**run.sh**
```bash
#!/bin/bash
# the make line also repeats each setting of config.mk as NAME=value (left out here)
make -C /OpenROAD-flow-scripts/flow DESIGN_CONFIG=/design/flow/config.mk WORK_HOME=/design/flow/orfs CLKGATE_MAP_FILE= finish
```
**config.mk**
```make
export PLATFORM = sky130hd
export DESIGN_NAME = dualPortRAM
export DESIGN_NICKNAME = dualPortRAM
export VERILOG_FILES = /design/flow/design.v
export SDC_FILE = /design/flow/constraint.sdc
export NUM_CORES = 4
export LEC_CHECK = 0
export ABC_AREA = 1
export CAP_MARGIN = 20
export CORE_MARGIN = 2
export CORE_UTILIZATION = 72
export CTS_CLUSTER_DIAMETER = 44
export CTS_CLUSTER_SIZE = 13
export GPL_ROUTABILITY_DRIVEN = 1
export GPL_TIMING_DRIVEN = 1
export HOLD_SLACK_MARGIN = 0.28
export PLACE_DENSITY_LB_ADDON = 0.04
export SETUP_SLACK_MARGIN = -0.08
export SLEW_MARGIN = 20
```
**constraint.sdc**
```tcl
create_clock -name core_clock -period 1.98 [get_ports {clk}]
set_input_delay 0.3960 -clock core_clock [delete_from_list [all_inputs] [get_ports {clk}]]
set_output_delay 0.3960 -clock core_clock [all_outputs]
set_load 0.01 [all_outputs]
```
**design.v**
```verilog
`timescale 1ns / 1ps
module dualPortRAM(clk,rst,wr_en,rd_en,din,wr_add,rd_add,dout);
	input clk,rst;
	input wr_en, rd_en;
	input [5:0] wr_add,rd_add;
	input [7:0] din;
	output reg [7:0] dout;
	reg [7:0] ram [63:0];
	integer i;
	always@(posedge clk or posedge rst)begin
		if(rst)begin
			for(i=0;i<64;i=i+1)begin
				ram[i] <= 8'd0;
			end
			dout <=8'd0;
		end
		else begin
			if(wr_en)begin
				ram[wr_add] <= din;
			end
			if(rd_en)begin
				dout <= ram[rd_add];
			end
		end
	end
endmodule
```
==> flow_summary.toml, run 1 <==
# yosys + openroad results
[placement]
port_buffers = 31
finalWeightedCongestion = 1.086
placement.cell_area_um2 = 26260
place_hpwl_mm = 54.74

[setup_path]
worst_setup_path_endpoint = "dout[3]"
critPathRequiredTime_ns = 1.58
path_class = "register to output pin"
worstPathBufferInverterCount = 1
cp-start-kind = "register"
critical_path.reg2reg.startpoint = "ram[62][3]$_DFFE_PP0P_"
critical_path.endpoint_type = "output pin"
critical_path_cell_list = "clkdlybuf4s50_1"
crit_path_start = "dout[3]$_DFFE_PP0P_"
r2r_slack_ns = 0.31
stage_delay_of_the_slowest_cell_on_the_critical_path_ns = 0.58
critPathMaxFanout = 2
critical_path.top_delay_family = "buffers and inverters"
cpMaxStageDelayCell = "clkdlybuf4s50_1"
timing.critical_path.arrival_ns = 1.67
capture_point_of_the_worst_reg_to_reg_path = "dout[3]$_DFFE_PP0P_"
cp.depth = 1
worst_r2r_path_depth = 8

[clock_tree]
clk_slew_on_worst_s_h_paths_ns = 0.06
cts-root-to-sink-buffers = 3
worstSkewPairLatency_ns = 0.61
clock_sink_count = 520
tritoncts_clock_tree = "built"
cts_root_buf = "clkbuf_16"
cts.htree.levels = 2
cts_buffers = 52

[floorplanning]
placeableCoreArea_um2 = 31720
io-pin-count = 32
floorplanUtilization_pct = 73.63
die_y_extent_um = 184.1
fp_rows = 65
chipArea_um2 = 33890
die_w_um = 184.1

[yosys]
yosys.area.top_type = "dfrtp_1"
yosys.cell_types.count = 19
synth-edff-count = 0
synth.yosys.chip_area_um2 = 23350
syn-instance-count = 2972
synth.area.top_cells = "dfrtp_1, nand2_1, o21ai_0, nand3_1, nor2_1"
ys_async_sr_fraction_pct = 100.0
ys.warnings.count = 2
synthTopLogicFamily = "simple AND/OR/NAND/NOR gates"
flop_cell = "dfrtp_1"
synthesis.area_per_instance_um2 = 7.857
synth.cells.most_frequent = "nand2_1, dfrtp_1, o21ai_0, nand3_1, nor2_1"
synthSimpleGateAreaFrac_pct = 29.41
synthMuxAreaShare_pct = 0
top_cell_area_share_pct = 55.72
ys_sh_xor_pct = 0
postSynthSeqShare_pct = 55.72
ys_cells = 2972
library_cell_with_the_highest_instance_count_after_synthesis = "nand2_1"
ys_seq_elements = 520
synth_area_um2 = 23350
synth_compound_gate_area_share_pct = 11.27
yosys.area_share.adder_pct = 0
synth_nets = 2996

[power_and_ir_drop]
peakVddDrop_v = 0.0009953
clock_power_share_pct = 38.5
power_uw = 26030
clockNetworkPower_uw = 10000
power_combinational_uw = 2950
power.share.combinational_pct = 11.4
power.static_leakage_uw = 0.01421
p_seq_uw = 13100
netSwitchingPower_uw = 7297
cell_internal_pwr_uw = 18730
seq_power_share_pct = 50.2
biggest_power_consumer_among_the_groups = "sequential cells"
power_switching_share_pct = 28.04
cellPowerDensity_nw_per_um2 = 927.3

[detailed_routing]
detail_route.drc_violations = 0
ant_nets = 0
drt_wl_total_mm = 91.43
drtPass1Iterations = 9
route.vias.total = 24910
drt_iter0_drc = 5101
route.detailed.wl_per_inst_um = 25.57
via_density = 6.966

[global_routing]
grt_pass1_wl_mm = 139.2
grt_antenna_before_repair = 3
grt_max_degree = 66
globalRouteOverflowTotal = 0
number_of_global_route_vias_before_repair = 24820
global_route.usage.total_pct = 55.01

[cells_and_area]
areaGrowthSynthToFinish_pct = 20.18
finalNetCount = 3164
fillCellCount = 1478
layout.cell_area.non_filler_um2 = 28060

[hold_path]
hp-class = "register to register"
hold_path.startpoint = "ram[7][0]$_DFFE_PP0P_"
worstHoldEndpoint = "ram[7][0]$_DFFE_PP0P_"
min_delay_path_depth = 2

[job]
tool_warnings = 28
drv_cap = 0

[run_status]
violations = "negative setup slack"
run_status = "failed layout checks"

[timing]
setup_viol_count_final = 11
timing.slew.headroom_pct = 53.93
report.final.slew_viol_count = 0
tightestPinTransition_ns = 0.6903
hold_viol = 0
clock_skew_ns = 0.01314
holdWs_ns = 0.4859
max_freq_ghz = 0.4842
final.setup.worst_slack_ns = -0.08520
post_layout_period_usage_of_the_worst_path_pct = 104.3
final.min_clock_period_ns = 2.065
[stage by stage]
stage          TNS [ns]  setup slack (ns)  std cells  util, %
2_1_floorplan  -2849.72            -5.480       2972        -
3_3_place_gp     -36.03           -0.9374       3487    82.79
3_5_place_dp     -51.15           -0.9947       3487    82.79
4_1_cts         -0.2728          -0.05377       3574    88.40
5_1_grt         -0.6832           -0.1034       3575    88.47
6_report        -0.4599          -0.08520       3576    88.48
[layout make-up]
cell class | instances | area, um2 | area share, %
Multi-Input combinational cell | 2237 | 9642 | 34.36
Clock buffer | 69 | 1486 | 5.296
Sequential cell | 520 | 13020 | 46.38
Clock inverter | 17 | 186.4 | 0.6643
Antenna cell | 2 | 5.005 | 0.01783
Inverter | 47 | 182.7 | 0.6509
Timing Repair Buffer | 282 | 3042 | 10.84
Tap cell | 402 | 503.0 | 1.792
[timing repair]
action | CTS | global route
hold buffers | 1 | 0
pin swaps | 1 | 0
buffers inserted | 0 | 0
resized | 38 | 19
hold endpoints to repair | 3 | 0
endpoints found under the setup margin | 10 | 10
[routing by layer]
metal	global-route usage (%)	wire length (um)
met5	0	11
met4	37.09	8138
met3	23.57	15280
met2	80.23	38570
met1	66.80	29430
==> inputs of run 2 (changes only) <==
Settings changed: ABC_AREA 1 to unset, CORE_UTILIZATION 72 to 48, CTS_CLUSTER_DIAMETER 44 to unset, CTS_CLUSTER_SIZE 13 to unset, GPL_ROUTABILITY_DRIVEN 1 to unset, GPL_TIMING_DRIVEN 1 to unset, HOLD_SLACK_MARGIN 0.28 to unset, PLACE_DENSITY_LB_ADDON 0.04 to unset, SETUP_SLACK_MARGIN -0.08 to unset.
Clock period 1.98 ns to 2.23 ns, I/O delays scaled along.
==> run 2 against run 1 <==
Still fails the layout checks on negative setup slack. Sequential cell count unchanged. Utilization down 25 points. Non-clock buffer count up 175. Area after synthesis up 1.8%. Die area up 51%. Via count down 22%.
==> flow_summary.toml, run 2 <==
# yosys + openroad results
[clock_tree]
cts_root_buf = "clkbuf_16"
worstSkewPairLatency_ns = 0.63
tritoncts_clock_tree = "built"
clk_slew_on_worst_s_h_paths_ns = 0.07
clock_sink_count = 520
cts-root-to-sink-buffers = 3
cts.htree.levels = 2
cts_buffers = 57

[setup_path]
r2r_slack_ns = 0.11
critical_path.top_delay_family = "simple AND/OR/NAND/NOR gates"
capture_point_of_the_worst_reg_to_reg_path = "dout[3]$_DFFE_PP0P_"
worstPathBufferInverterCount = 5
critical_path_cell_list = "dlygate4sd2_1 > buf_6 > nor2b_4 > buf_12 > and2_1 > buf_4 > buf_4 > a32oi_2 > nand4_1 > nor4_4 > a21oi_1"
cpMaxStageDelayCell = "nor4_4"
critPathRequiredTime_ns = 2.73
stage_delay_of_the_slowest_cell_on_the_critical_path_ns = 0.46
worst_r2r_path_depth = 8
cp-start-kind = "input pin"
critPathMaxFanout = 13
critical_path.endpoint_type = "register"
critical_path.reg2reg.startpoint = "ram[30][3]$_DFFE_PP0P_"
timing.critical_path.arrival_ns = 2.74
critPathMostFrequentCell = "buf_4"
path_class = "input pin to register"
worst_setup_path_endpoint = "dout[7]$_DFFE_PP0P_"
cp.depth = 11
crit_path_start = "rd_add[4]"

[placement]
place_hpwl_mm = 75.76
port_buffers = 31
finalWeightedCongestion = 1.003

[yosys]
synthTopLogicFamily = "multiplexers"
yosys.cell_types.count = 60
synth_compound_gate_area_share_pct = 6.776
ys_seq_elements = 520
ys_cells = 1851
synth_nets = 1875
synth_area_um2 = 23780
synth-edff-count = 0
syn-instance-count = 1851
library_cell_with_the_highest_instance_count_after_synthesis = "mux2_2"
top_cell_area_share_pct = 54.72
postSynthSeqShare_pct = 54.72
ys_async_sr_fraction_pct = 100.0
synth.yosys.chip_area_um2 = 23780
synthMuxAreaShare_pct = 25.05
synth.cells.most_frequent = "mux2_2, dfrtp_1, nand3_1, clkbuf_1, a32oi_1"
flop_cell = "dfrtp_1"
yosys.area.top_type = "dfrtp_1"
ys.warnings.count = 2
ys_sh_xor_pct = 0
synthSimpleGateAreaFrac_pct = 10.40
synthesis.area_per_instance_um2 = 12.85
synth.area.top_cells = "dfrtp_1, mux2_2, nand3_1, a32oi_1, clkbuf_1"
yosys.area_share.adder_pct = 0

[power_and_ir_drop]
netSwitchingPower_uw = 6336
seq_power_share_pct = 47.4
clock_power_share_pct = 40.5
cellPowerDensity_nw_per_um2 = 788.0
cell_internal_pwr_uw = 18070
biggest_power_consumer_among_the_groups = "sequential cells"
power.static_leakage_uw = 0.01473
clockNetworkPower_uw = 9880
peakVddDrop_v = 0.0007298
power.share.combinational_pct = 12.2
power_uw = 24400
power_switching_share_pct = 25.96
power_combinational_uw = 2970
p_seq_uw = 11600

[timing]
clock_skew_ns = 0.02460
timing.slew.headroom_pct = 34.49
final.setup.worst_slack_ns = -0.009802
final.min_clock_period_ns = 2.240
tightestPinTransition_ns = 0.9827
report.final.slew_viol_count = 0
post_layout_period_usage_of_the_worst_path_pct = 100.4
setup_viol_count_final = 1
max_freq_ghz = 0.4465
hold_viol = 0

[detailed_routing]
drt_wl_total_mm = 105.9
via_density = 6.634
drtPass1Iterations = 5
route.detailed.wl_per_inst_um = 36.33
route.vias.total = 19330
ant_nets = 0
detail_route.drc_violations = 0
drt_iter0_drc = 2382

[job]
tool_warnings = 27
drv_cap = 0

[global_routing]
number_of_global_route_vias_before_repair = 19120
globalRouteOverflowTotal = 0
grt_max_degree = 65
global_route.usage.total_pct = 42.15
grt_antenna_before_repair = 2
grt_pass1_wl_mm = 149.0

[hold_path]
hp-class = "input pin to async pin"

[cells_and_area]
combinational_gate_area_um2 = 10500
fillCellCount = 3904
sequential_cell_area_um2 = 13010
areaGrowthSynthToFinish_pct = 30.23
finalNetCount = 2227
finalCoreUtilization_pct = 63.27

[floorplanning]
fp_rows = 81
io-pin-count = 32
die_w_um = 226.6
placeableCoreArea_um2 = 48950
floorplanUtilization_pct = 48.58
die_y_extent_um = 226.6
chipArea_um2 = 51340

[run_status]
run_status = "failed layout checks"
violations = "negative setup slack"
-- run 2: area by class of cell --
type                            count  area share, %
Clock buffer                       88          5.668
Multi-Input combinational cell   1166          33.90
Sequential cell                   520          42.02
Clock inverter                     17         0.6343
Tap cell                          664          2.683
Inverter                            1        0.02424
Timing Repair Buffer              457          15.07
Antenna cell                        1       0.008080
-- run 2: metal layers --
layer | wire length, um | GRT usage [%] | part of all wire (%) | up-vias
met2 | 45610 | 62.14 | 43 | 1216
li1 | - | - | - | 7695
met1 | 43770 | 59.99 | 41 | 10160
met4 | 6385 | 21.35 | 6.0 | 0
met3 | 10100 | 7.270 | 9.5 | 263
met5 | 0 | 0 | 0 | -
-- run 2: metrics by stage --
step | setup TNS (ns) | cells | hold WS [ns] | cell area [um2] | worst slack, ns
global route | -0.009223 | 2913 | 0.3546 | 30970 | -0.008449
finish | -0.009802 | 2914 | 0.3138 | 30970 | -0.009802
CTS | 0 | 2906 | 0.3116 | 30760 | 0.00009370
floorplan | -2745.72 | 1851 | 0.4706 | 23790 | -5.280
detailed placement | -64.45 | 2794 | 0.4839 | 28470 | -1.598
global placement | -53.66 | 2794 | 0.4793 | 28470 | -1.693
-- run 2: timing repair --
item,4_1_cts,5_1_grt
buffers inserted,5,7
cloned,2,1
hold buffers,0,0
pin swaps,18,16
gates resized,71,39
endpoints found under the setup margin,8,8
==> inputs of run 3 (changes only) <==
Settings changed: CORE_UTILIZATION 48 to 40.
Clock period 2.23 ns to 5.86 ns, I/O delays scaled along.
==> run 3 against run 2 <==
The run now finishes clean. Final cell count is 8.5% lower. Utilization fell by 18 points. Register-to-register slack gained 3.0 ns. Via count decreased by 7.7%. Synthesized cell count stayed put.
==> flow_summary.toml, run 3 <==
# yosys + openroad results
[floorplanning]
chipArea_um2 = 61420
io-pin-count = 32
die_w_um = 247.8
floorplanUtilization_pct = 40.37
fp_rows = 89
die_y_extent_um = 247.8
placeableCoreArea_um2 = 58910

[timing]
timing.slew.headroom_pct = 19.19
hold_viol = 0
final.min_clock_period_ns = 4.605
post_layout_period_usage_of_the_worst_path_pct = 78.58
max_freq_ghz = 0.2172
clock_skew_ns = 0.01583
tightestPinTransition_ns = 1.195
setup_viol_count_final = 0
unrepaired_setup_endpoints_after_global_routing = "false"
report.final.slew_viol_count = 0
final.setup.worst_slack_ns = 1.255

[cells_and_area]
finalCoreUtilization_pct = 45.70
fillCellCount = 5281
layout.cell_area.non_filler_um2 = 26920
areaGrowthSynthToFinish_pct = 13.20
finalNetCount = 1871

[setup_path]
worst_r2r_path_depth = 6
worstPathBufferInverterCount = 3
critical_path.endpoint_type = "register"
stage_delay_of_the_slowest_cell_on_the_critical_path_ns = 0.89
r2r_slack_ns = 3.14
critPathRequiredTime_ns = 6.33
capture_point_of_the_worst_reg_to_reg_path = "dout[6]$_DFFE_PP0P_"
critical_path.top_delay_family = "buffers and inverters"
critPathMostFrequentCell = "buf_4"
crit_path_start = "rd_add[4]"
timing.critical_path.arrival_ns = 5.07
path_class = "input pin to register"
cp.depth = 9
cpMaxStageDelayCell = "nor4_1"
worst_setup_path_endpoint = "dout[7]$_DFFE_PP0P_"
cp-start-kind = "input pin"
critPathMaxFanout = 23
critical_path_cell_list = "clkdlybuf4s50_1 > buf_4 > nor2b_4 > buf_4 > a22o_1 > a32oi_1 > nand4_1 > nor4_1 > a21oi_1"
critical_path.reg2reg.startpoint = "ram[58][6]$_DFFE_PP0P_"

[placement]
finalWeightedCongestion = 1.043
port_buffers = 31
placement.cell_area_um2 = 25060
place_hpwl_mm = 64.22
post-place-ws_ns = 0.8702

[clock_tree]
cts_setup_buffers = 0
cts_resized = 0
clk_slew_on_worst_s_h_paths_ns = 0.07
cts.hold.buffers_added = 0
cts-root-to-sink-buffers = 3
clock_sink_count = 520
cts_buffers = 54
cts_root_buf = "clkbuf_16"
worstSkewPairLatency_ns = 0.62
cts.htree.levels = 2
tritoncts_clock_tree = "built"

[detailed_routing]
detail_route.drc_violations = 0
drt_wl_total_mm = 95.76
route.vias.total = 17840
via_density = 6.693
drtPass1Iterations = 6
ant_nets = 0
drt_iter0_drc = 3039
route.detailed.wl_per_inst_um = 35.93

[global_routing]
grt_pass1_wl_mm = 135.2
global_route.usage.total_pct = 31.41
grt_antenna_before_repair = 6
grt_max_degree = 174
globalRouteOverflowTotal = 0
number_of_global_route_vias_before_repair = 17360

[yosys]
synth.cells.most_frequent = "mux2_2, dfrtp_1, nand3_1, clkbuf_1, a32oi_1"
ys_sh_xor_pct = 0
ys.warnings.count = 2
synthSimpleGateAreaFrac_pct = 10.40
top_cell_area_share_pct = 54.72
synth.yosys.chip_area_um2 = 23780
synthesis.area_per_instance_um2 = 12.85
synth-edff-count = 0
ys_seq_elements = 520
postSynthSeqShare_pct = 54.72
synth.area.top_cells = "dfrtp_1, mux2_2, nand3_1, a32oi_1, clkbuf_1"
ys_cells = 1851
yosys.area.top_type = "dfrtp_1"
ys_async_sr_fraction_pct = 100.0
flop_cell = "dfrtp_1"
syn-instance-count = 1851
synth_compound_gate_area_share_pct = 6.776
yosys.area_share.adder_pct = 0
synthTopLogicFamily = "multiplexers"
synthMuxAreaShare_pct = 25.05
synth_area_um2 = 23780
library_cell_with_the_highest_instance_count_after_synthesis = "mux2_2"
yosys.cell_types.count = 60
synth_nets = 1875

[job]
tool_warnings = 36
drv_cap = 0

[hold_path]
hold_path.startpoint = "ram[41][7]$_DFFE_PP0P_"
min_delay_path_depth = 1
worstHoldEndpoint = "ram[41][7]$_DFFE_PP0P_"
hp-class = "register to register"

[power_and_ir_drop]
power_combinational_uw = 933
power_uw = 8931
clockNetworkPower_uw = 3600
biggest_power_consumer_among_the_groups = "sequential cells"
power.static_leakage_uw = 0.01239
peakVddDrop_v = 0.0002829
power.share.combinational_pct = 10.4
power_switching_share_pct = 25.75
clock_power_share_pct = 40.3
netSwitchingPower_uw = 2300
p_seq_uw = 4400
seq_power_share_pct = 49.3
cell_internal_pwr_uw = 6631
cellPowerDensity_nw_per_um2 = 331.8

[run_status]
run_status = "no timing/DRC/antenna violations"
## run 3: cell type report
type,count,area (um2),share of cell area [%]
tap,773,967.2,3.593
clock inverter,20,206.4,0.7669
inverter,1,7.507,0.02789
timing repair buffer,104,918.4,3.412
multi-input combinational,1166,10160,37.75
antenna,1,2.502,0.009296
clock buffer,80,1643,6.103
sequential,520,13010,48.34
## run 3: through the flow
step	cells	TNS [ns]	hold WS (ns)
6_report	2665	0	0.5002
5_1_grt	2664	0	0.5110
4_1_cts	2663	0	0.4985
3_5_place_dp	2563	0	0.4846
3_3_place_gp	2563	0	0.4802
2_1_floorplan	1851	-1235.64	0.4706
## run 3: routing by layer
metal  up-vias  wire (um)  track usage (%)
met3       339      11130            9.883
met2      1264      40620            45.33
met1      9257      37550            41.83
met4         8       6383            17.38
li1       6970          -                -
met5         -         60                0
==> inputs of run 4 (changes only) <==
Settings changed: ABC_AREA set to 1, CELL_PAD_IN_SITES_GLOBAL_PLACEMENT set to 2, CORE_MARGIN 2 to 10, CTS_CLUSTER_SIZE set to 54, GPL_TIMING_DRIVEN set to 1, HOLD_SLACK_MARGIN set to 0.24, MAX_ROUTING_LAYER set to met4, MIN_ROUTING_LAYER set to met2, SLEW_MARGIN 20 to 40, TNS_END_PERCENT set to 20.
Clock period 5.86 ns to 2.28 ns, I/O delays scaled along.
==> run 4 against run 3 <==
Now fails the layout checks on design-rule violations, negative setup slack. Final area is 11% higher. Via count is 70% higher. Area after synthesis is 1.8% lower. Setup slack worse by 1.4 ns. Sequential share of layout area is 4.7 points lower. Clock skew is 0.0072 ns higher. Clock power went up to 3.0 times the previous value. Clock-buffer cell count is 5 higher. Global-route usage is 12 points higher. Critical path type unchanged. Highest routed layer is now met4.
==> flow_summary.toml, run 4 <==
# yosys + openroad results
[yosys]
synth_area_um2 = 23350
ys_async_sr_fraction_pct = 100.0
yosys.cell_types.count = 19
synth.yosys.chip_area_um2 = 23350
synth-edff-count = 0
synthTopLogicFamily = "simple AND/OR/NAND/NOR gates"
ys_seq_elements = 520
synthesis.area_per_instance_um2 = 7.857
synth.cells.most_frequent = "nand2_1, dfrtp_1, o21ai_0, nand3_1, nor2_1"
synthSimpleGateAreaFrac_pct = 29.41
ys_sh_xor_pct = 0
flop_cell = "dfrtp_1"
ys_cells = 2972
yosys.area_share.adder_pct = 0
synth_nets = 2996
library_cell_with_the_highest_instance_count_after_synthesis = "nand2_1"
synth_compound_gate_area_share_pct = 11.27
top_cell_area_share_pct = 55.72
postSynthSeqShare_pct = 55.72
ys.warnings.count = 2
yosys.area.top_type = "dfrtp_1"
synth.area.top_cells = "dfrtp_1, nand2_1, o21ai_0, nand3_1, nor2_1"
synthMuxAreaShare_pct = 0
syn-instance-count = 2972

[placement]
place_hpwl_mm = 62.03
finalWeightedCongestion = 1.086
port_buffers = 31

[detailed_routing]
drt_wl_total_mm = 95.15
drt_iter0_drc = 6048
detail_route.drc_violations = 4
drtPass1Iterations = 54
route.detailed.wl_per_inst_um = 23.76
via_density = 7.581
ant_nets = 0
route.vias.total = 30350

[cells_and_area]
sequential_cell_area_um2 = 13010
fillCellCount = 5647
finalCoreUtilization_pct = 51.64
combinational_gate_area_um2 = 9828
areaGrowthSynthToFinish_pct = 27.83
finalNetCount = 3212

[setup_path]
cp-start-kind = "input pin"
timing.critical_path.arrival_ns = 2.98
r2r_slack_ns = 0.60
stage_delay_of_the_slowest_cell_on_the_critical_path_ns = 0.48
worst_r2r_path_depth = 8
critPathRequiredTime_ns = 2.88
path_class = "input pin to register"
cp.depth = 15
critical_path.reg2reg.startpoint = "ram[5][4]$_DFFE_PP0P_"
critical_path.endpoint_type = "register"
capture_point_of_the_worst_reg_to_reg_path = "dout[4]$_DFFE_PP0P_"
crit_path_start = "rd_add[1]"
worstPathBufferInverterCount = 5
cpMaxStageDelayCell = "clkdlybuf4s50_1"
critical_path.top_delay_family = "simple AND/OR/NAND/NOR gates"
critical_path_cell_list = "clkdlybuf4s50_1 > buf_6 > nand2_1 > nor2_1 > nand2_1 > buf_12 > buf_4 > nor2_1 > nor2_2 > nand2_1 > nor2_1 > buf_4 > nand3_1 > o21bai_1 > nand2_1"
critPathMaxFanout = 6
critPathMostFrequentCell = "nand2_1"
worst_setup_path_endpoint = "dout[4]$_DFFE_PP0P_"

[timing]
clock_skew_ns = 0.02302
hold_viol = 0
timing.slew.headroom_pct = 53.02
max_freq_ghz = 0.4203
tightestPinTransition_ns = 0.7040
unrepaired_setup_endpoints_after_global_routing = "true"
report.final.slew_viol_count = 0
setup_viol_count_final = 7
post_layout_period_usage_of_the_worst_path_pct = 104.4
final.min_clock_period_ns = 2.379
final.setup.worst_slack_ns = -0.09941

[global_routing]
grt_antenna_before_repair = 0
grt_max_degree = 75
global_route.usage.total_pct = 43.69
grt_pass1_wl_mm = 140.2
number_of_global_route_vias_before_repair = 31660
globalRouteOverflowTotal = 0

[power_and_ir_drop]
peakVddDrop_v = 0.0007238
power.share.combinational_pct = 10.4
cellPowerDensity_nw_per_um2 = 823.1
power_switching_share_pct = 27.03
biggest_power_consumer_among_the_groups = "sequential cells"
power_uw = 24570
clock_power_share_pct = 44.0
seq_power_share_pct = 45.6
cell_internal_pwr_uw = 17930
power.static_leakage_uw = 0.01487
p_seq_uw = 11200
power_combinational_uw = 2560
clockNetworkPower_uw = 10800
netSwitchingPower_uw = 6642

[hold_path]
worstHoldEndpoint = "ram[50][7]$_DFFE_PP0P_"
hp-class = "register to register"
hold_path.startpoint = "ram[50][7]$_DFFE_PP0P_"
min_delay_path_depth = 2

[floorplanning]
io-pin-count = 32
die_w_um = 261.6
placeableCoreArea_um2 = 57810
floorplanUtilization_pct = 40.40
die_y_extent_um = 261.6
fp_rows = 88
chipArea_um2 = 68450

[clock_tree]
tritoncts_clock_tree = "built"
cts-root-to-sink-buffers = 3
cts_root_buf = "clkbuf_16"
worstSkewPairLatency_ns = 0.67
cts_setup_buffers = 0
clock_sink_count = 520
cts_buffers = 60
cts.htree.levels = 2
clk_slew_on_worst_s_h_paths_ns = 0.06

[run_status]
violations = "design-rule violations, negative setup slack"
run_status = "failed layout checks"

[job]
tool_warnings = 31
drv_cap = 0
-- run 4: per-stage QoR --
stage / hold slack (ns) / cell area, um2 / cells / setup TNS (ns) / setup WS (ns)
5_1_grt: 0.4988 / 29830 / 3997 / -0.4488 / -0.08225
3_3_place_gp: 0.4662 / 27360 / 3890 / -22.59 / -1.062
3_5_place_dp: 0.4730 / 27370 / 3890 / -27.71 / -1.085
2_1_floorplan: 0.4530 / 23360 / 2972 / -2724.92 / -5.240
4_1_cts: 0.4874 / 29630 / 3997 / -0.002733 / -0.002733
6_report: 0.4799 / 29850 / 4004 / -0.4011 / -0.09941
-- run 4: what timing repair did --
item,4_1_cts,5_1_grt
setup endpoints to repair,8,11
endpoints found under the hold margin,12,0
hold buffers,1,0
pin swaps,0,7
resized,35,65
-- run 4: layout make-up --
class                   count  area share, %
diodes                      7        0.05868
clock buffers              85          5.985
flip-flops and latches    520          43.59
well taps                 765          3.206
inverters                  47         0.6035
clock inverters            21          1.232
multi-input cells        2237          32.92
repair buffers            322          12.40
-- run 4: routing by layer --
metal | vias up | GRT usage [%] | wire, um
li1 | 10030 | - | -
met1 | 10730 | - | 0
met2 | 8652 | 47.28 | 43660
met3 | 943 | 59.76 | 42220
met4 | 0 | 8.814 | 9258
met5 | - | - | 0
==> inputs of run 5 (changes only) <==
Settings changed: CELL_PAD_IN_SITES_GLOBAL_PLACEMENT 2 to unset, CORE_ASPECT_RATIO set to 0.93, CORE_MARGIN 10 to 8, CORE_UTILIZATION 40 to 45, CTS_CLUSTER_SIZE 54 to unset, GPL_TIMING_DRIVEN 1 to unset, HOLD_SLACK_MARGIN 0.24 to 0.29, MAX_ROUTING_LAYER met4 to unset, MIN_ROUTING_LAYER met2 to unset, PLACE_DENSITY set to 0.54, SETUP_SLACK_MARGIN set to 1.25, SLEW_MARGIN 40 to 20, TNS_END_PERCENT 20 to 55.
Clock period 2.28 ns to 5.45 ns, I/O delays scaled along.
==> run 5 against run 4 <==
Wire length fell by 12%. Non-clock buffer count fell by 250. Final cell count fell by 8.1%. Now clean on timing, DRC and antenna. Die area fell by 13%.
==> flow_summary.toml, run 5 <==
# yosys + openroad results
[setup_path]
worstPathBufferInverterCount = 2
critPathMostFrequentCell = "nand2_1"
cpMaxStageDelayCell = "clkdlybuf4s50_1"
critical_path.endpoint_type = "register"
critical_path.reg2reg.startpoint = "ram[5][4]$_DFFE_PP0P_"
path_class = "input pin to register"
r2r_slack_ns = 3.67
cp-start-kind = "input pin"
critPathRequiredTime_ns = 5.96
capture_point_of_the_worst_reg_to_reg_path = "dout[4]$_DFFE_PP0P_"
crit_path_start = "rd_add[5]"
critical_path.top_delay_family = "simple AND/OR/NAND/NOR gates"
critical_path_cell_list = "clkdlybuf4s50_1 > nand2_1 > inv_2 > nand3_1 > nand2_1 > nor2_1 > nand2_1 > nor2_1 > nand2_1 > o21bai_1 > nand2_1"
worst_r2r_path_depth = 8
cp.depth = 11
worst_setup_path_endpoint = "dout[2]$_DFFE_PP0P_"
timing.critical_path.arrival_ns = 4.13
stage_delay_of_the_slowest_cell_on_the_critical_path_ns = 0.57
critPathMaxFanout = 47

[yosys]
top_cell_area_share_pct = 55.72
synth-edff-count = 0
synth.yosys.chip_area_um2 = 23350
synth_area_um2 = 23350
library_cell_with_the_highest_instance_count_after_synthesis = "nand2_1"
synth_compound_gate_area_share_pct = 11.27
ys_cells = 2972
ys_sh_xor_pct = 0
ys.warnings.count = 2
flop_cell = "dfrtp_1"
yosys.area_share.adder_pct = 0
synthTopLogicFamily = "simple AND/OR/NAND/NOR gates"
ys_async_sr_fraction_pct = 100.0
postSynthSeqShare_pct = 55.72
synthesis.area_per_instance_um2 = 7.857
ys_seq_elements = 520
synthSimpleGateAreaFrac_pct = 29.41
syn-instance-count = 2972
synth_nets = 2996
synthMuxAreaShare_pct = 0
yosys.cell_types.count = 19
yosys.area.top_type = "dfrtp_1"
synth.cells.most_frequent = "nand2_1, dfrtp_1, o21ai_0, nand3_1, nor2_1"
synth.area.top_cells = "dfrtp_1, nand2_1, o21ai_0, nand3_1, nor2_1"

[clock_tree]
cts_buffers = 57
cts-root-to-sink-buffers = 3
cts.hold.buffers_added = 0
tritoncts_clock_tree = "built"
clk_slew_on_worst_s_h_paths_ns = 0.06
cts_root_buf = "clkbuf_16"
cts.htree.levels = 2
cts_setup_buffers = 0
worstSkewPairLatency_ns = 0.62
cts_resized = 0
clock_sink_count = 520

[power_and_ir_drop]
cellPowerDensity_nw_per_um2 = 365.6
cell_internal_pwr_uw = 7055
seq_power_share_pct = 48.9
peakVddDrop_v = 0.0002526
p_seq_uw = 4680
power.static_leakage_uw = 0.01301
power.share.combinational_pct = 9.1
power_combinational_uw = 872
power_switching_share_pct = 26.32
netSwitchingPower_uw = 2521
clock_power_share_pct = 42.0
clockNetworkPower_uw = 4020
biggest_power_consumer_among_the_groups = "sequential cells"

[timing]
clock_skew_ns = 0.02611
tightestPinTransition_ns = 1.030
hold_viol = 0
final.min_clock_period_ns = 3.617
setup_viol_count_final = 0
report.final.slew_viol_count = 0
unrepaired_setup_endpoints_after_global_routing = "false"
post_layout_period_usage_of_the_worst_path_pct = 66.36
max_freq_ghz = 0.2765
holdWs_ns = 0.4842
timing.slew.headroom_pct = 31.24
final.setup.tns_ns = 0

[cells_and_area]
finalNetCount = 2959
areaGrowthSynthToFinish_pct = 12.15

[placement]
finalWeightedCongestion = 0.9332
port_buffers = 31
place_hpwl_mm = 54.86

[detailed_routing]
drtPass1Iterations = 6
route.detailed.wl_per_inst_um = 22.73
route.vias.total = 20510
via_density = 5.575
ant_nets = 0
drt_wl_total_mm = 83.64
drt_iter0_drc = 2133
diodes = 0
detail_route.drc_violations = 0

[floorplanning]
io-pin-count = 32
placeableCoreArea_um2 = 51250
fp_rows = 80
floorplanUtilization_pct = 45.57
chipArea_um2 = 59440
die_w_um = 252.2
die_y_extent_um = 235.7

[global_routing]
global_route.usage.total_pct = 27.98
grt_pass1_wl_mm = 126.7
grt_antenna_before_repair = 0
number_of_global_route_vias_before_repair = 19590
grt_max_degree = 147
globalRouteOverflowTotal = 0

[hold_path]
worstHoldEndpoint = "ram[24][6]$_DFFE_PP0P_"
min_delay_path_depth = 2
hold_path.startpoint = "ram[24][6]$_DFFE_PP0P_"
hp-class = "register to register"

[run_status]
run_status = "no timing/DRC/antenna violations"

[job]
tool_warnings = 31
drv_cap = 0
-- run 5: layout make-up --
cell class	count	area (um2)
well taps	697	872.1
inverters	47	181.4
repair buffers	72	659.4
flip-flops and latches	520	13010
clock inverters	26	320.3
fillers	5085	25060
clock buffers	80	1614
multi-input cells	2237	9529
-- run 5: stage by stage --
stage | total power [uW] | worst slack (ns) | area, um2 | std cells | utilization, %
5_1_grt | 9966 | 1.741 | 26190 | 3679 | 51.10
3_3_place_gp | 5565 | 1.390 | 24230 | 3572 | 47.29
4_1_cts | 9628 | 2.013 | 26170 | 3678 | 51.07
6_report | 9576 | 1.833 | 26190 | 3679 | 51.10
2_1_floorplan | 5245 | -2.704 | 23360 | 2972 | -
3_5_place_dp | 5605 | 1.351 | 24240 | 3572 | 47.30
-- run 5: metal layers --
metal | GRT usage [%] | share of wire [%] | vias to the layer above
met3 | 4.724 | 7.5 | 172
met1 | 40.55 | 45 | 9962
li1 | - | - | 9565
met2 | 41.57 | 44 | 811
met5 | 0 | 0 | -
met4 | 10.69 | 3.9 | 0
==> inputs of run 6 (changes only) <==
Settings changed: ABC_AREA 1 to unset, CORE_ASPECT_RATIO 0.93 to unset, CORE_MARGIN 8 to 2, CORE_UTILIZATION 45 to 66, HOLD_SLACK_MARGIN 0.29 to unset, PLACE_DENSITY 0.54 to unset, PLACE_DENSITY_LB_ADDON set to 0.02, SETUP_SLACK_MARGIN 1.25 to 0.6, TNS_END_PERCENT 55 to unset.
Clock period 5.45 ns to 2.04 ns, I/O delays scaled along.
==> run 6 against run 5 <==
The run now fails in 5_1_grt. Synthesized cell count down 38%. Die area down 37%. Area after synthesis up 1.8%.
==> flow_summary.toml, run 6 <==
# flow metrics
[placement]
place_hpwl_mm = 69.81
finalWeightedCongestion = 1.056
placement.cell_area_um2 = 28860
port_buffers = 31

[yosys]
synth_area_um2 = 23780
synth_nets = 1875
synthesis.area_per_instance_um2 = 12.85
ys_sh_xor_pct = 0
flop_cell = "dfrtp_1"
synth.cells.most_frequent = "mux2_2, dfrtp_1, nand3_1, clkbuf_1, a32oi_1"
ys_seq_elements = 520
yosys.cell_types.count = 60
synthTopLogicFamily = "multiplexers"
top_cell_area_share_pct = 54.72
library_cell_with_the_highest_instance_count_after_synthesis = "mux2_2"
ys.warnings.count = 2
synthMuxAreaShare_pct = 25.05
synth.area.top_cells = "dfrtp_1, mux2_2, nand3_1, a32oi_1, clkbuf_1"
yosys.area.top_type = "dfrtp_1"
ys_async_sr_fraction_pct = 100.0
ys_cells = 1851
synth.yosys.chip_area_um2 = 23780
synth_compound_gate_area_share_pct = 6.776
postSynthSeqShare_pct = 54.72
synthSimpleGateAreaFrac_pct = 10.40
synth-edff-count = 0
yosys.area_share.adder_pct = 0
syn-instance-count = 1851

[floorplanning]
die_w_um = 193.8
placeableCoreArea_um2 = 35570
die_y_extent_um = 193.8
io-pin-count = 32
chipArea_um2 = 37570
fp_rows = 69
floorplanUtilization_pct = 66.86

[clock_tree]
cts.hold.buffers_added = 0
cts_root_buf = "clkbuf_16"
cts.htree.levels = 2
cts-root-to-sink-buffers = 3
clock_sink_count = 520
cts_buffers = 54

[run_status]
run_status = "stopped before the end"
failed_stage = "5_1_grt"
[run 6: per-stage QoR]
stage / cells / total power [uW] / setup slack (ns) / utilization, % / setup TNS [ns]
2_1_floorplan: 1851 / 14590 / -5.432 / - / -2824.78
3_3_place_gp: 2543 / 15820 / -1.318 / 81.13 / -117.22
3_5_place_dp: 2543 / 16030 / -1.376 / 81.13 / -147.26
4_1_cts: 2707 / 26440 / 0.02255 / 90.40 / 0
[run 6: repair_timing]
| action | CTS |
|---|---|
| hold endpoints to repair | 0 |
| gates resized | 288 |
| endpoints found under the setup margin | 528 |
| gates cloned | 9 |
| pin swaps | 71 |
| buffers inserted | 55 |
==> inputs of run 7 (changes only) <==
Settings changed: ABC_AREA set to 1, CAP_MARGIN 20 to 5, CELL_PAD_IN_SITES_DETAIL_PLACEMENT set to 0, CELL_PAD_IN_SITES_GLOBAL_PLACEMENT set to 0, CORE_MARGIN 2 to 7, CORE_UTILIZATION 66 to 19, CTS_CLUSTER_DIAMETER set to 274, GPL_ROUTABILITY_DRIVEN set to 1, GPL_TIMING_DRIVEN set to 0, MIN_ROUTING_LAYER set to met1, PLACE_DENSITY_LB_ADDON 0.02 to 0.16, SETUP_SLACK_MARGIN 0.6 to 0.72, SLEW_MARGIN 20 to 0.
Clock period 2.04 ns to 5.51 ns, I/O delays scaled along.
==> run 7 against run 6 <==
The run now finishes clean. Die area went up to 3.5 times the previous value. Synthesized cell count is 61% higher. Area after synthesis is 1.8% lower.
==> flow_summary.toml, run 7 <==
# yosys + openroad results
[yosys]
synth.area.top_cells = "dfrtp_1, nand2_1, o21ai_0, nand3_1, nor2_1"
yosys.area.top_type = "dfrtp_1"
synthTopLogicFamily = "simple AND/OR/NAND/NOR gates"
ys_seq_elements = 520
postSynthSeqShare_pct = 55.72
ys_cells = 2972
flop_cell = "dfrtp_1"
synthesis.area_per_instance_um2 = 7.857
yosys.cell_types.count = 19
yosys.area_share.adder_pct = 0
synth_nets = 2996
ys_async_sr_fraction_pct = 100.0
syn-instance-count = 2972
synthSimpleGateAreaFrac_pct = 29.41
synthMuxAreaShare_pct = 0
top_cell_area_share_pct = 55.72
synth-edff-count = 0
synth_compound_gate_area_share_pct = 11.27
ys.warnings.count = 2
synth.cells.most_frequent = "nand2_1, dfrtp_1, o21ai_0, nand3_1, nor2_1"
synth_area_um2 = 23350
ys_sh_xor_pct = 0
synth.yosys.chip_area_um2 = 23350
library_cell_with_the_highest_instance_count_after_synthesis = "nand2_1"

[clock_tree]
cts.htree.levels = 3
tritoncts_clock_tree = "built"
cts_root_buf = "clkbuf_16"
clk_slew_on_worst_s_h_paths_ns = 0.06
clock_sink_count = 520
cts_resized = 0
cts.hold.buffers_added = 0
cts_setup_buffers = 0
worstSkewPairLatency_ns = 0.64
cts-root-to-sink-buffers = 3
cts_buffers = 66

[detailed_routing]
drtPass1Iterations = 5
route.detailed.wl_per_inst_um = 25.50
m1WireLength_mm = 58.21
detail_route.drc_violations = 0
route.vias.total = 21650
drt_wl_total_mm = 121.5
drt_iter0_drc = 2398
via_density = 4.545
highest_layer_used_for_signal_routing = "met4"
ant_nets = 0
met3_length_mm = 6.565
wl_met2_mm = 52.88

[setup_path]
critical_path.top_delay_family = "simple AND/OR/NAND/NOR gates"
stage_delay_of_the_slowest_cell_on_the_critical_path_ns = 0.80
capture_point_of_the_worst_reg_to_reg_path = "dout[2]$_DFFE_PP0P_"
critPathMaxFanout = 10
critical_path_cell_list = "clkdlybuf4s50_1 > nor2_1 > clkbuf_1 > nor2_1 > nand2_1 > nand3_1 > o21bai_1 > nand2_1"
critical_path.endpoint_type = "register"
critPathRequiredTime_ns = 6.00
worstPathBufferInverterCount = 2
crit_path_start = "rd_add[5]"
critical_path.reg2reg.startpoint = "ram[45][2]$_DFFE_PP0P_"
cp-start-kind = "input pin"
r2r_slack_ns = 3.47
cp.depth = 8
cpMaxStageDelayCell = "clkbuf_1"
worst_setup_path_endpoint = "dout[2]$_DFFE_PP0P_"
timing.critical_path.arrival_ns = 4.46
path_class = "input pin to register"
worst_r2r_path_depth = 8

[power_and_ir_drop]
p_seq_uw = 4640
clockNetworkPower_uw = 4500
power.static_leakage_uw = 0.01336
biggest_power_consumer_among_the_groups = "sequential cells"
power.share.combinational_pct = 10.0
peakVddDrop_v = 0.0001723
seq_power_share_pct = 45.7
clock_power_share_pct = 44.3
netSwitchingPower_uw = 2872
power_combinational_uw = 1010
cellPowerDensity_nw_per_um2 = 359.6
power_switching_share_pct = 28.27
cell_internal_pwr_uw = 7286

[global_routing]
number_of_global_route_vias_before_repair = 20810
grt_antenna_before_repair = 5
global_route.usage.total_pct = 17.83
grt_pass1_wl_mm = 169.0
grt_max_degree = 39
globalRouteOverflowTotal = 0

[timing]
unrepaired_setup_endpoints_after_global_routing = "false"
final.min_clock_period_ns = 3.965
final.setup.tns_ns = 0
final.setup.worst_slack_ns = 1.545
post_layout_period_usage_of_the_worst_path_pct = 71.96
timing.slew.headroom_pct = 8.868
setup_viol_count_final = 0
hold_viol = 0
clock_skew_ns = 0.02759
max_freq_ghz = 0.2522
report.final.slew_viol_count = 0
tightestPinTransition_ns = 1.367

[job]
tool_warnings = 27
drv_cap = 0

[placement]
place_hpwl_mm = 89.26
finalWeightedCongestion = 0.9391
port_buffers = 30
post-place-ws_ns = 1.006

[floorplanning]
die_w_um = 364.6
die_y_extent_um = 364.6
chipArea_um2 = 132900
io-pin-count = 32
fp_rows = 128
floorplanUtilization_pct = 19.16
placeableCoreArea_um2 = 121900

[hold_path]
min_delay_path_depth = 2
worstHoldEndpoint = "ram[46][3]$_DFFE_PP0P_"
hold_path.startpoint = "ram[46][3]$_DFFE_PP0P_"
hp-class = "register to register"

[cells_and_area]
areaGrowthSynthToFinish_pct = 20.98
finalNetCount = 3112

[run_status]
run_status = "no timing/DRC/antenna violations"
==> run 7: per-stage QoR <==
| step | cell area [um2] | hold slack, ns | cells | power [uW] | util (%) |
|---|---|---|---|---|---|
| after floorplan | 23360 | 0.4530 | 2972 | 5188 | - |
| after global placement | 25690 | 0.4663 | 4627 | 5680 | 21.08 |
| after detailed placement | 26050 | 0.4727 | 4645 | 5715 | 21.38 |
| after CTS | 28250 | 0.4870 | 4762 | 10240 | 23.18 |
| after global routing | 28250 | 0.4988 | 4762 | 10550 | 23.18 |
| final | 28250 | 0.4818 | 4764 | 10160 | 23.18 |
==> run 7: layout make-up <==
type	instances	area, um2
Buffer	168	668.1
Multi-Input combinational cell	2237	9499
Fill cell	13550	93620
Timing Repair Buffer	48	658.1
Antenna cell	2	5.005
Clock buffer	101	1996
Sequential cell	520	13010
Clock inverter	16	200.2
Tap cell	1625	2033
Inverter	47	180.2
==> run 7: layer usage <==
layer	vias to the layer above	global-route usage [%]
met1	10870	26.07
met2	739	27.28
met4	0	5.447
met3	146	2.418
li1	9899	-
met5	-	0
==> inputs of run 8 (changes only) <==
Settings changed: ABC_AREA 1 to 0, CAP_MARGIN 5 to 20, CELL_PAD_IN_SITES_DETAIL_PLACEMENT 0 to unset, CELL_PAD_IN_SITES_GLOBAL_PLACEMENT 0 to unset, CORE_MARGIN 7 to 2, CORE_UTILIZATION 19 to 72, CTS_CLUSTER_DIAMETER 274 to 375, CTS_CLUSTER_SIZE set to 13, GPL_TIMING_DRIVEN 0 to 1, HOLD_SLACK_MARGIN set to 0.28, MIN_ROUTING_LAYER met1 to unset, PLACE_DENSITY_LB_ADDON 0.16 to 0.04, SETUP_SLACK_MARGIN 0.72 to 0.23, SLEW_MARGIN 0 to 20.
Clock period 5.51 ns to 1.98 ns, I/O delays scaled along.
==> run 8 against run 7 <==
The flow now stops in 5_1_grt. Synthesized cell count is 38% lower. Die area is 74% lower. Area after synthesis up 1.8%.
==> flow_summary.toml, run 8 <==
# flow metrics
[run_status]
run_status = "stopped before the end"
failed_stage = "5_1_grt"
tool.error = "[ERROR GRT-0232] Routing congestion too high. Check the congestion heatmap in the GUI."

[placement]
finalWeightedCongestion = 1.096
port_buffers = 31
placement.cell_area_um2 = 28180
place_hpwl_mm = 68.12
post-place-ws_ns = -1.177
place.detailed.instances = 2534

[floorplanning]
fp_rows = 66
chipArea_um2 = 34500
die_y_extent_um = 185.7
io-pin-count = 32
floorplanUtilization_pct = 73.09
placeableCoreArea_um2 = 32540
die_w_um = 185.7

[clock_tree]
cts.htree.levels = 2
clock_sink_count = 520
cts-root-to-sink-buffers = 3
cts_buffers = 45
cts_root_buf = "clkbuf_16"

[yosys]
synth.yosys.chip_area_um2 = 23780
synth.cells.most_frequent = "mux2_2, dfrtp_1, nand3_1, clkbuf_1, a32oi_1"
synthTopLogicFamily = "multiplexers"
yosys.cell_types.count = 60
ys_sh_xor_pct = 0
synth_nets = 1875
ys_async_sr_fraction_pct = 100.0
synthesis.area_per_instance_um2 = 12.85
synthMuxAreaShare_pct = 25.05
synth.area.top_cells = "dfrtp_1, mux2_2, nand3_1, a32oi_1, clkbuf_1"
flop_cell = "dfrtp_1"
ys.warnings.count = 2
synth_area_um2 = 23780
yosys.area.top_type = "dfrtp_1"
synth-edff-count = 0
ys_seq_elements = 520
library_cell_with_the_highest_instance_count_after_synthesis = "mux2_2"
synth_compound_gate_area_share_pct = 6.776
synthSimpleGateAreaFrac_pct = 10.40
postSynthSeqShare_pct = 54.72
syn-instance-count = 1851
ys_cells = 1851
top_cell_area_share_pct = 54.72
yosys.area_share.adder_pct = 0

[global_routing]
global_route.usage.total_pct = 81.17
globalRouteOverflowTotal = 157
run 8: routing by layer:
layer | GRT usage [%] | overflow
met3 | 70.32 | 1
met5 | 43.41 | 1
met4 | 78.61 | 86
met1 | 82.31 | 2
met2 | 93.16 | 67
run 8: what timing repair did:
| action | CTS |
|---|---|
| hold buffers | 1 |
| resized | 248 |
| buffers inserted | 51 |
| endpoints found under the setup margin | 393 |
| cloned | 11 |
| endpoints found under the hold margin | 7 |
| pin swaps | 68 |
run 8: metrics by stage:
step / hold slack, ns / utilization (%) / total power, uW
floorplan: 0.4706 / - / 14770
global placement: 0.4779 / 86.61 / 15960
detailed placement: 0.4845 / 86.61 / 16230
CTS: 0.3281 / 94.62 / 24300
==> inputs of run 9 (changes only) <==
Settings changed: CORE_MARGIN 2 to 10, CORE_UTILIZATION 72 to 67, CTS_CLUSTER_DIAMETER 375 to 44, CTS_CLUSTER_SIZE 13 to 46, HOLD_SLACK_MARGIN 0.28 to unset, PLACE_DENSITY_LB_ADDON 0.04 to unset, SETUP_SLACK_MARGIN 0.23 to unset.
Clock period 1.98 ns to 3.08 ns, I/O delays scaled along.
==> run 9 against run 8 <==
Now fails the layout checks on negative setup slack. Die area up 26%. Synthesized cell count unchanged. Area after synthesis unchanged.
==> flow_summary.toml, run 9 <==
# yosys + openroad results
[run_status]
run_status = "failed layout checks"
violations = "negative setup slack"

[yosys]
flop_cell = "dfrtp_1"
postSynthSeqShare_pct = 54.72
synthTopLogicFamily = "multiplexers"
synth.cells.most_frequent = "mux2_2, dfrtp_1, nand3_1, clkbuf_1, a32oi_1"
top_cell_area_share_pct = 54.72
yosys.cell_types.count = 60
ys_sh_xor_pct = 0
synthSimpleGateAreaFrac_pct = 10.40
ys_cells = 1851
synth.area.top_cells = "dfrtp_1, mux2_2, nand3_1, a32oi_1, clkbuf_1"
library_cell_with_the_highest_instance_count_after_synthesis = "mux2_2"
synth_compound_gate_area_share_pct = 6.776
yosys.area.top_type = "dfrtp_1"
synthesis.area_per_instance_um2 = 12.85
ys_seq_elements = 520
ys_async_sr_fraction_pct = 100.0
yosys.area_share.adder_pct = 0
synth_nets = 1875
synth-edff-count = 0
syn-instance-count = 1851
synthMuxAreaShare_pct = 25.05
synth.yosys.chip_area_um2 = 23780
ys.warnings.count = 2
synth_area_um2 = 23780

[cells_and_area]
fillCellCount = 1960
areaGrowthSynthToFinish_pct = 19.35
finalCoreUtilization_pct = 81.57
finalNetCount = 2093
finish.cell_count_without_fillers = 2563

[clock_tree]
cts_resized = 2
worstSkewPairLatency_ns = 0.62
cts.htree.levels = 2
clock_sink_count = 520
cts_setup_buffers = 0
tritoncts_clock_tree = "built"
clk_slew_on_worst_s_h_paths_ns = 0.07
cts_root_buf = "clkbuf_16"
cts-root-to-sink-buffers = 3
cts_buffers = 48
cts.hold.buffers_added = 0

[power_and_ir_drop]
seq_power_share_pct = 49.3
p_seq_uw = 8360
netSwitchingPower_uw = 4589
clock_power_share_pct = 39.0
power.static_leakage_uw = 0.01351
cell_internal_pwr_uw = 12370
clockNetworkPower_uw = 6620
power_combinational_uw = 1980
power.share.combinational_pct = 11.7
power_switching_share_pct = 27.05
biggest_power_consumer_among_the_groups = "sequential cells"
cellPowerDensity_nw_per_um2 = 597.6
peakVddDrop_v = 0.0006691

[timing]
clock_skew_ns = 0.01781
timing.slew.headroom_pct = 27.56
final.min_clock_period_ns = 3.128
max_freq_ghz = 0.3197
final.setup.worst_slack_ns = -0.04842
tightestPinTransition_ns = 1.084
post_layout_period_usage_of_the_worst_path_pct = 101.6
setup_viol_count_final = 2
hold_viol = 0
unrepaired_setup_endpoints_after_global_routing = "false"
report.final.slew_viol_count = 0

[floorplanning]
placeableCoreArea_um2 = 34800
die_y_extent_um = 208.4
die_w_um = 208.4
floorplanUtilization_pct = 68.34
chipArea_um2 = 43430
fp_rows = 68
io-pin-count = 32

[placement]
place_hpwl_mm = 65.05
place.detailed.instances = 2474
port_buffers = 31
finalWeightedCongestion = 1.117

[setup_path]
critical_path_cell_list = "clkdlybuf4s50_1 > buf_12 > and4b_1 > buf_12 > and2_0 > buf_4 > buf_4 > a32oi_1 > nand4_1 > nor4_4 > a21oi_1"
critPathRequiredTime_ns = 3.55
timing.critical_path.arrival_ns = 3.60
r2r_slack_ns = 0.70
critical_path.reg2reg.startpoint = "ram[30][5]$_DFFE_PP0P_"
critical_path.top_delay_family = "simple AND/OR/NAND/NOR gates"
worst_setup_path_endpoint = "dout[3]$_DFFE_PP0P_"
worst_r2r_path_depth = 8
critical_path.endpoint_type = "register"
cpMaxStageDelayCell = "nor4_4"
worstPathBufferInverterCount = 5
cp.depth = 11
crit_path_start = "rd_add[0]"
path_class = "input pin to register"
cp-start-kind = "input pin"
stage_delay_of_the_slowest_cell_on_the_critical_path_ns = 0.51
capture_point_of_the_worst_reg_to_reg_path = "dout[5]$_DFFE_PP0P_"
critPathMaxFanout = 19

[global_routing]
grt_max_degree = 93
global_route.usage.total_pct = 43.66
grt_pass1_wl_mm = 138.7
grt_antenna_before_repair = 5
number_of_global_route_vias_before_repair = 19450
globalRouteOverflowTotal = 0

[detailed_routing]
drtPass1Iterations = 6
detail_route.drc_violations = 0
route.detailed.wl_per_inst_um = 37.74
drt_wl_total_mm = 96.72
via_density = 7.620
drt_iter0_drc = 3554
ant_nets = 0
route.vias.total = 19530

[job]
tool_warnings = 29
drv_cap = 0

[hold_path]
hp-class = "input pin to async pin"
run 9: cell type report:
class	instances	area, um2	share of cell area (%)
antenna	1	2.502	0.008816
clock inverter	35	456.7	1.609
clock buffer	53	1271	4.479
inverter	1	7.507	0.02645
timing repair buffer	332	2880	10.15
tap	455	569.3	2.006
multi-input combinational	1166	10180	35.88
sequential	520	13010	45.85
run 9: per-stage QoR:
stage / power, uW / cell area [um2] / worst slack (ns) / hold slack (ns) / setup TNS (ns)
2_1_floorplan: 9432 / 23790 / -4.600 / 0.4706 / -2392.12
3_3_place_gp: 10180 / 26620 / -0.7710 / 0.4790 / -3.219
3_5_place_dp: 10310 / 26620 / -0.7507 / 0.4855 / -3.210
4_1_cts: 16800 / 28360 / 0.008517 / 0.5008 / 0
5_1_grt: 17330 / 28380 / 0.02518 / 0.5055 / 0
6_report: 16960 / 28380 / -0.04842 / 0.4844 / -0.08244
run 9: routing by layer:
| metal | part of all wire, % | track usage, % | routed length, um |
|---|---|---|---|
| met1 | 34 | 54.13 | 33340 |
| met2 | 41 | 60.89 | 39680 |
| met3 | 16 | 18.15 | 15170 |
| met4 | 8.8 | 30.34 | 8494 |
| met5 | 0.033 | 0.3440 | 32 |
==> inputs of run 10 (changes only) <==
Settings changed: ABC_AREA 0 to unset, CORE_MARGIN 10 to 2, CORE_UTILIZATION 67 to 19, CTS_CLUSTER_DIAMETER 44 to unset, CTS_CLUSTER_SIZE 46 to 45, MIN_ROUTING_LAYER set to met1, SETUP_SLACK_MARGIN set to 1.39, SLEW_MARGIN 20 to 5.
Clock period 3.08 ns to 4.74 ns, I/O delays scaled along.
==> run 10 against run 9 <==
The run now finishes clean. Critical path depth shrank 1. Final area is essentially flat. Clock skew grew 0.0057 ns. Critical path type unchanged. Area after synthesis is the same. Combinational power shrank about 40%. Utilization shrank 59 points. Non-clock buffer count shrank 193. Power shrank 34%.
==> flow_summary.toml, run 10 <==
# yosys + openroad results
[timing]
tightestPinTransition_ns = 1.114
holdWs_ns = 0.4981
setup_viol_count_final = 0
clock_skew_ns = 0.02354
report.final.slew_viol_count = 0
hold_viol = 0
max_freq_ghz = 0.2938
post_layout_period_usage_of_the_worst_path_pct = 71.81
unrepaired_setup_endpoints_after_global_routing = "true"
timing.slew.headroom_pct = 25.74
final.min_clock_period_ns = 3.404

[setup_path]
stage_delay_of_the_slowest_cell_on_the_critical_path_ns = 0.54
worst_setup_path_endpoint = "dout[4]$_DFFE_PP0P_"
critical_path_cell_list = "clkdlybuf4s50_1 > buf_4 > and2_2 > buf_12 > and2_1 > a32oi_1 > nand4_1 > nor4b_2 > buf_4 > a21oi_1"
critPathMaxFanout = 29
cpMaxStageDelayCell = "clkdlybuf4s50_1"
critical_path.reg2reg.startpoint = "ram[39][5]$_DFFE_PP0P_"
critical_path.endpoint_type = "register"
critPathRequiredTime_ns = 5.26
worst_r2r_path_depth = 6
cp-start-kind = "input pin"
crit_path_start = "rd_add[4]"
cp.depth = 10
path_class = "input pin to register"
capture_point_of_the_worst_reg_to_reg_path = "dout[5]$_DFFE_PP0P_"
critPathMostFrequentCell = "buf_4"
timing.critical_path.arrival_ns = 3.92
critical_path.top_delay_family = "simple AND/OR/NAND/NOR gates"
r2r_slack_ns = 2.46
worstPathBufferInverterCount = 4

[global_routing]
global_route.usage.total_pct = 15.44
number_of_global_route_vias_before_repair = 17660
globalRouteOverflowTotal = 0
grt_antenna_before_repair = 9
grt_pass1_wl_mm = 141.1
grt_max_degree = 112

[yosys]
flop_cell = "dfrtp_1"
yosys.area.top_type = "dfrtp_1"
synth_area_um2 = 23780
synthesis.area_per_instance_um2 = 12.85
synth_nets = 1875
synthMuxAreaShare_pct = 25.05
synth.cells.most_frequent = "mux2_2, dfrtp_1, nand3_1, clkbuf_1, a32oi_1"
synth.area.top_cells = "dfrtp_1, mux2_2, nand3_1, a32oi_1, clkbuf_1"
postSynthSeqShare_pct = 54.72
yosys.cell_types.count = 60
top_cell_area_share_pct = 54.72
ys_sh_xor_pct = 0
library_cell_with_the_highest_instance_count_after_synthesis = "mux2_2"
yosys.area_share.adder_pct = 0
synth-edff-count = 0
synth.yosys.chip_area_um2 = 23780
synthTopLogicFamily = "multiplexers"
syn-instance-count = 1851
ys_cells = 1851
synthSimpleGateAreaFrac_pct = 10.40
ys_seq_elements = 520
ys.warnings.count = 2
synth_compound_gate_area_share_pct = 6.776
ys_async_sr_fraction_pct = 100.0

[floorplanning]
die_y_extent_um = 357.8
die_w_um = 357.8
fp_rows = 129
chipArea_um2 = 128000
io-pin-count = 32
floorplanUtilization_pct = 19.19
placeableCoreArea_um2 = 124000

[placement]
place_hpwl_mm = 67.93
port_buffers = 31
place.detailed.instances = 3462
placement.cell_area_um2 = 26400
finalWeightedCongestion = 1.026

[detailed_routing]
drtPass1Iterations = 5
route.vias.total = 18120
drt_wl_total_mm = 100.5
ant_nets = 0
route.detailed.wl_per_inst_um = 28.15
drt_iter0_drc = 2579
detail_route.drc_violations = 0
via_density = 5.078

[clock_tree]
clk_slew_on_worst_s_h_paths_ns = 0.06
cts-root-to-sink-buffers = 3
tritoncts_clock_tree = "built"
cts_root_buf = "clkbuf_16"
cts.htree.levels = 2
cts_buffers = 56
clock_sink_count = 520
worstSkewPairLatency_ns = 0.65
cts.hold.buffers_added = 0

[hold_path]
worstHoldEndpoint = "ram[54][0]$_DFFE_PP0P_"
hp-class = "register to register"
min_delay_path_depth = 1
hold_path.startpoint = "ram[54][0]$_DFFE_PP0P_"

[power_and_ir_drop]
clockNetworkPower_uw = 4610
cellPowerDensity_nw_per_um2 = 395.5
netSwitchingPower_uw = 2937
clock_power_share_pct = 41.1
cell_internal_pwr_uw = 8294
power.share.combinational_pct = 10.5
biggest_power_consumer_among_the_groups = "sequential cells"
power_combinational_uw = 1180
p_seq_uw = 5430
peakVddDrop_v = 0.0002846
power_switching_share_pct = 26.15
power.static_leakage_uw = 0.01262
seq_power_share_pct = 48.4

[cells_and_area]
areaGrowthSynthToFinish_pct = 19.40
finish.cell_count_without_fillers = 3569
finalNetCount = 1908
layout.cell_area.non_filler_um2 = 28390
finalCoreUtilization_pct = 22.91

[run_status]
run_status = "no timing/DRC/antenna violations"

[job]
drv_cap = 0
tool_warnings = 31
run 10: metrics by stage:
step,setup slack (ns),setup TNS [ns],total power (uW)
3_5_place_dp,0.3414,0,6648
6_report,1.336,0,11230
2_1_floorplan,-3.272,-1701.56,6129
4_1_cts,1.407,0,11220
3_3_place_gp,0.2026,0,6612
5_1_grt,1.329,0,11550
run 10: timing repair:
| action | in CTS | in global routing |
|---|---|---|
| setup buffers | 1 | 0 |
| pin swaps | 2 | 3 |
| resized | 11 | 10 |
| hold endpoints to repair | 0 | 0 |
| cloned | 0 | 0 |
| setup endpoints to repair | 6 | 6 |
run 10: final cells by class:
class / instances / area [um2]
fill: 13140 / 95560
sequential: 520 / 13010
multi-input combinational: 1166 / 10230
tap: 1637 / 2048
clock buffer: 90 / 1762
timing repair buffer: 139 / 1175
clock inverter: 13 / 153.9
inverter: 1 / 7.507
antenna: 3 / 7.507
run 10: per-layer routing:
metal,up-vias,track usage [%],share of wire [%]
li1,7043,-,-
met1,9490,20.44,40
met4,4,9.180,7.2
met3,365,4.590,11
met2,1222,22.10,41
met5,-,0,0.036
==> inputs of run 11 (changes only) <==
Settings changed: CORE_UTILIZATION 19 to 64, CTS_CLUSTER_SIZE 45 to 35, GPL_ROUTABILITY_DRIVEN 1 to unset, GPL_TIMING_DRIVEN 1 to unset, HOLD_SLACK_MARGIN set to -0.09, MIN_ROUTING_LAYER met1 to unset, SETUP_SLACK_MARGIN 1.39 to unset, SLEW_MARGIN 5 to 20.
Clock period 4.74 ns to 2.95 ns, I/O delays scaled along.
==> run 11 against run 10 <==
Now fails the layout checks on negative setup slack. Final cell count decreased by 27%. Sequential share of layout area is 0.31 points lower. Non-clock buffer count grew 201. Setup slack worse by 1.4 ns. Power grew 58%. Worst hold slack lost 0.11 ns. Clock power increased by 53%. Final area is 0.67% higher. Wire length decreased by 7.6%. Combinational power rose by 74%. Critical path type unchanged. Die area fell by 70%. Register-to-register slack got worse by 1.8 ns.
==> flow_summary.toml, run 11 <==
# yosys + openroad results
[run_status]
run_status = "failed layout checks"
violations = "negative setup slack"

[setup_path]
crit_path_start = "rd_add[1]"
path_class = "input pin to register"
critical_path.reg2reg.startpoint = "ram[16][1]$_DFFE_PP0P_"
critPathRequiredTime_ns = 3.45
capture_point_of_the_worst_reg_to_reg_path = "dout[1]$_DFFE_PP0P_"
worst_r2r_path_depth = 6
critical_path.top_delay_family = "simple AND/OR/NAND/NOR gates"
cpMaxStageDelayCell = "clkdlybuf4s50_1"
cp.depth = 10
critical_path.endpoint_type = "register"
worst_setup_path_endpoint = "dout[1]$_DFFE_PP0P_"
worstPathBufferInverterCount = 4
critical_path_cell_list = "clkdlybuf4s50_1 > buf_4 > nor4b_4 > buf_4 > nand3_1 > nand4_1 > or4_1 > nor4_1 > buf_4 > a21oi_1"
stage_delay_of_the_slowest_cell_on_the_critical_path_ns = 0.60
critPathMaxFanout = 21
r2r_slack_ns = 0.71
cp-start-kind = "input pin"
timing.critical_path.arrival_ns = 3.47
critPathMostFrequentCell = "buf_4"

[clock_tree]
cts-root-to-sink-buffers = 3
tritoncts_clock_tree = "built"
worstSkewPairLatency_ns = 0.63
cts_buffers = 54
cts.htree.levels = 2
clk_slew_on_worst_s_h_paths_ns = 0.06
clock_sink_count = 520
cts_root_buf = "clkbuf_16"
cts_setup_buffers = 0

[cells_and_area]
finalCoreUtilization_pct = 78.08
areaGrowthSynthToFinish_pct = 20.20
fillCellCount = 2329
finalNetCount = 2107
layout.cell_area.non_filler_um2 = 28590
finish.cell_count_without_fillers = 2592

[global_routing]
grt_antenna_before_repair = 4
grt_pass1_wl_mm = 133.7
globalRouteOverflowTotal = 0
global_route.usage.total_pct = 48.89
number_of_global_route_vias_before_repair = 18760
grt_max_degree = 108

[timing]
max_freq_ghz = 0.3370
unrepaired_setup_endpoints_after_global_routing = "false"
post_layout_period_usage_of_the_worst_path_pct = 100.6
setup_viol_count_final = 1
report.final.slew_viol_count = 0
clock_skew_ns = 0.01441
timing.slew.headroom_pct = 23.31
final.setup.worst_slack_ns = -0.01775
holdWs_ns = 0.3842
final.min_clock_period_ns = 2.968
final.setup.tns_ns = -0.01775
tightestPinTransition_ns = 1.148
hold_viol = 0

[floorplanning]
die_w_um = 196.8
fp_rows = 70
die_y_extent_um = 196.8
floorplanUtilization_pct = 64.96
io-pin-count = 32
placeableCoreArea_um2 = 36610
chipArea_um2 = 38720

[yosys]
synth.cells.most_frequent = "mux2_2, dfrtp_1, nand3_1, clkbuf_1, a32oi_1"
synthesis.area_per_instance_um2 = 12.85
synth-edff-count = 0
ys_cells = 1851
synth_area_um2 = 23780
synthMuxAreaShare_pct = 25.05
ys_sh_xor_pct = 0
yosys.area.top_type = "dfrtp_1"
ys_seq_elements = 520
synth.area.top_cells = "dfrtp_1, mux2_2, nand3_1, a32oi_1, clkbuf_1"
yosys.area_share.adder_pct = 0
synthTopLogicFamily = "multiplexers"
top_cell_area_share_pct = 54.72
synth_nets = 1875
ys.warnings.count = 2
library_cell_with_the_highest_instance_count_after_synthesis = "mux2_2"
synth.yosys.chip_area_um2 = 23780
yosys.cell_types.count = 60
syn-instance-count = 1851
synth_compound_gate_area_share_pct = 6.776
flop_cell = "dfrtp_1"
postSynthSeqShare_pct = 54.72
synthSimpleGateAreaFrac_pct = 10.40
ys_async_sr_fraction_pct = 100.0

[detailed_routing]
via_density = 7.401
route.detailed.wl_per_inst_um = 35.81
ant_nets = 0
drtPass1Iterations = 6
drt_wl_total_mm = 92.83
route.vias.total = 19180
drt_iter0_drc = 2890
detail_route.drc_violations = 0

[power_and_ir_drop]
netSwitchingPower_uw = 4495
power_switching_share_pct = 25.32
clockNetworkPower_uw = 7040
power.share.combinational_pct = 11.6
power.static_leakage_uw = 0.01361
power_combinational_uw = 2050
cell_internal_pwr_uw = 13260
biggest_power_consumer_among_the_groups = "sequential cells"
cellPowerDensity_nw_per_um2 = 621.0
seq_power_share_pct = 48.8
clock_power_share_pct = 39.7
peakVddDrop_v = 0.0006003
p_seq_uw = 8660

[job]
drv_cap = 0
tool_warnings = 32

[placement]
placement.cell_area_um2 = 26750
port_buffers = 31
place.detailed.instances = 2495
finalWeightedCongestion = 0.9949
place_hpwl_mm = 64.41

[hold_path]
hp-class = "input pin to async pin"
## run 11: metal layers
metal	vias up	track usage, %	routed length [um]
met5	-	0.6386	35
met4	6	35.70	8004
met3	410	14.32	12260
met2	1567	68.28	38540
met1	9739	65.20	33980
li1	7462	-	-
## run 11: repair_timing
item | in CTS | in global routing
endpoints found under the setup margin | 1 | 2
hold buffers | 0 | 0
pin swaps | 0 | 0
gates resized | 1 | 2
## run 11: layout make-up
class	count	area [um2]	share of cell area [%]
diodes	1	2.502	0.008754
clock buffers	81	1627	5.690
clock inverters	15	185.2	0.6478
inverters	1	7.507	0.02626
multi-input cells	1166	10160	35.55
flip-flops and latches	520	13010	45.52
well taps	468	585.6	2.048
repair buffers	340	3003	10.50
## run 11: metrics by stage
| step | setup WS [ns] | total power, uW |
|---|---|---|
| global route | 0.001140 | 18200 |
| CTS | 0.06935 | 17670 |
| floorplan | -4.704 | 9848 |
| global placement | -0.6453 | 10600 |
| detailed placement | -0.6567 | 10730 |
| finish | -0.01775 | 17750 |
Power is estimated from default activity; no workload was simulated.
